Setup of before:
// FPA_final
module FPA_final (
input clk,
input rst,
input [31 : 0] in1,
input [31 : 0] in2,
output [31 : 0] OUT
);
clock: 22.3 ns
lec_check: 0
cap_margin: 30
core_margin: 2
core_utilization: 47
cts_cluster_size: 46
gpl_routability_driven: 0
max_routing_layer: met4
place_density_lb_addon: 0.28
setup_slack_margin: -2.0
slew_margin: 20
run.sh (not shown) runs the stock make flow with config.mk's settings and CLKGATE_MAP_FILE=.
Edits applied to the flow inputs when going from before to after:
- swapping 46 for 44 in CTS_CLUSTER_SIZE
- swapping 47 for 67 in CORE_UTILIZATION
- clearing PLACE_DENSITY_LB_ADDON, which used to be 0.28
- clearing GPL_ROUTABILITY_DRIVEN, which used to be 0
- swapping -2.0 for 1.52 in SETUP_SLACK_MARGIN
- swapping 30 for 20 in CAP_MARGIN
- clearing MAX_ROUTING_LAYER, which used to be met4
- swapping 22.3 for 11.6 in the clock period (ns, I/O delays scaled along)
### Flow results
Status: after FAILED at 4_1_cts (tool error)
Area after detailed placement, after and before: larger value in after
Against before, after reports a core region area that is lower.
Half-perimeter wire length after placement (after / before): 1.5
Looking only at die extent in y, and setting everything else aside, the higher value of after and before goes to before.
Worst-case setup slack after placement deteriorates in after relative to before.
Comparing before against after, there is no change at all in cell total in the yosys stat output.
Going from before to after, die span in x -16%; chip footprint -29%.

## job 1160
FPA_final again, from the RTL that the note above started with.
export LEC_CHECK = 0
export CAP_MARGIN = 40
export CELL_PAD_IN_SITES_GLOBAL_PLACEMENT = 1
export CORE_ASPECT_RATIO = 0.5
export CORE_MARGIN = 2
export CORE_UTILIZATION = 42
export CTS_CLUSTER_DIAMETER = 254
export CTS_CLUSTER_SIZE = 98
export PLACE_DENSITY = 0.41
export SLEW_MARGIN = 20
export TNS_END_PERCENT = 5
create_clock -name core_clock -period 22.0 [get_ports {clk}]
Job 1160 ran to completion and came out clean on the timing, DRC and antenna checks.
The inputs of job 3062 differ from those of job 1160 as listed below.
Settings: CORE_ASPECT_RATIO removed (was 0.5); CTS_CLUSTER_DIAMETER removed (was 254); TNS_END_PERCENT removed (was 5); CELL_PAD_IN_SITES_GLOBAL_PLACEMENT removed (was 1); CTS_CLUSTER_SIZE removed (was 98); CORE_UTILIZATION changed from 42 to 58; PLACE_DENSITY removed (was 0.41); CAP_MARGIN changed from 40 to 20; the clock period (ns, I/O delays scaled along) changed from 22.0 to 11.6.
==> comparison <==
Job 3062 did not make it past global routing (5_1_grt), where a tool error ended it.
What job 1160 reported for full die area has to be multiplied by 0.73 to get the figure for job 3062.
For the area of the core, job 3062 came in about 28% lower than job 1160 did.
Reported for job 3062 and job 1160, part of the Yosys area used for sequential elements turned out identical to the last digit.
Vertical die dimension in job 3062 is about 20% above job 1160.
Reported for job 3062 and job 1160, multiplexer share of the synthesized area turned out identical to the last digit.
For final estimated routing congestion in global placement, dividing the value from job 3062 by the value from job 1160 gives 1.2.
Job 1160 -> job 3062: netlist area before placement flat
Job 1160 -> job 3062: number of enable flip-flop cells delta 0, exact match
Comparing job 1160 against job 3062, there is no change at all in count of instantiated cells in the yosys netlist.
Job 3062: fraction of the core area occupied by cells at floorplan is 17 points higher than what job 1160 reported.
The pre-CTS worst setup slack number comes out higher for job 1160 vs job 3062.

Starting RTL as in the previous note.
## FPA_final
module FPA_final (
input clk,
input rst,
input [31 : 0] in1,
input [31 : 0] in2,
output [31 : 0] OUT
);
clock: 22.0 ns
lec_check: 0
cap_margin: 40
cell_pad_in_sites_global_placement: 1
core_aspect_ratio: 0.5
core_margin: 2
core_utilization: 60
cts_cluster_diameter: 254
cts_cluster_size: 98
place_density: 0.41
slew_margin: 20
tns_end_percent: 5
The starting point went through all stages and came out clean.
==> next run, changes <==
==> flow/config.mk (replaced) <==
export PLATFORM = sky130hd
export DESIGN_NAME = FPA_final
export DESIGN_NICKNAME = FPA_final
export VERILOG_FILES = /design/flow/design.v
export SDC_FILE = /design/flow/constraint.sdc
export NUM_CORES = 4
export LEC_CHECK = 0
export CAP_MARGIN = 20
export CORE_MARGIN = 9
export CORE_UTILIZATION = 40
export GPL_TIMING_DRIVEN = 0
export SLEW_MARGIN = 20
The changed run finished with timing, DRC and antenna clean.
Area after synthesis stays the same.
Hold slack is worse by 0.14 ns.
Synthesized cell count stays the same.
Cell area rises by about 3.3%.
Die size climbs by 69%.
Setup slack gets worse by 1.3 ns.
Total power went up by about 9%.
==> next run, changes <==
--- a/flow/config.mk
+++ b/flow/config.mk
@@ -7,6 +7,5 @@
 export LEC_CHECK = 0
 export CAP_MARGIN = 20
-export CORE_MARGIN = 9
-export CORE_UTILIZATION = 40
-export GPL_TIMING_DRIVEN = 0
+export CORE_MARGIN = 2
+export CORE_UTILIZATION = 59
 export SLEW_MARGIN = 20
==> flow/constraint.sdc (replaced) <==
create_clock -name core_clock -period 20.0 [get_ports {clk}]
set_input_delay 4.0000 -clock core_clock [delete_from_list [all_inputs] [get_ports {clk}]]
set_output_delay 4.0000 -clock core_clock [all_outputs]
set_load 0.01 [all_outputs]
Fmax rose by 9.1%.
Worst setup slack is worse by 0.26 ns.
First-iteration DRC count rose by 34%.
Core utilization rose by 20 points.
Worst hold slack is better by 0.17 ns.
Design area fell by 3.1%.
Power rose by 2.2%.
Clock-buffer cell count is unchanged.
Cell count fell by 9.2%.
==> next run, changes <==
--- a/flow/config.mk
+++ b/flow/config.mk
@@ -7,5 +7,12 @@
 export LEC_CHECK = 0
 export CAP_MARGIN = 20
-export CORE_MARGIN = 2
-export CORE_UTILIZATION = 59
+export CORE_MARGIN = 9
+export CORE_UTILIZATION = 50
+export CTS_CLUSTER_SIZE = 23
+export GPL_TIMING_DRIVEN = 0
+export HOLD_SLACK_MARGIN = 0.05
+export MAX_ROUTING_LAYER = met5
+export MIN_ROUTING_LAYER = met2
+export PLACE_DENSITY_LB_ADDON = 0.25
 export SLEW_MARGIN = 20
+export TNS_END_PERCENT = 20
Effect: With this change the flow did not get past global routing. Synthesized cell count stays the same. Area after synthesis is unchanged. Die size grows by 36%.
==> next run, changes <==
==> flow/config.mk (replaced) <==
export PLATFORM = sky130hd
export DESIGN_NAME = FPA_final
export DESIGN_NICKNAME = FPA_final
export VERILOG_FILES = /design/flow/design.v
export SDC_FILE = /design/flow/constraint.sdc
export NUM_CORES = 4
export LEC_CHECK = 0
export CAP_MARGIN = 20
export CORE_MARGIN = 2
export CORE_UTILIZATION = 40
export GPL_TIMING_DRIVEN = 0
export SLEW_MARGIN = 5
==> flow/constraint.sdc (replaced) <==
create_clock -name core_clock -period 22.0 [get_ports {clk}]
set_input_delay 4.4000 -clock core_clock [delete_from_list [all_inputs] [get_ports {clk}]]
set_output_delay 4.4000 -clock core_clock [all_outputs]
set_load 0.01 [all_outputs]
=> This time the run went through all stages and came out clean; synthesized area does not change; die area came out higher by about 7.5%; synthesized cell count does not change.
No activity file was given, so power comes from the tool's default toggle rates.
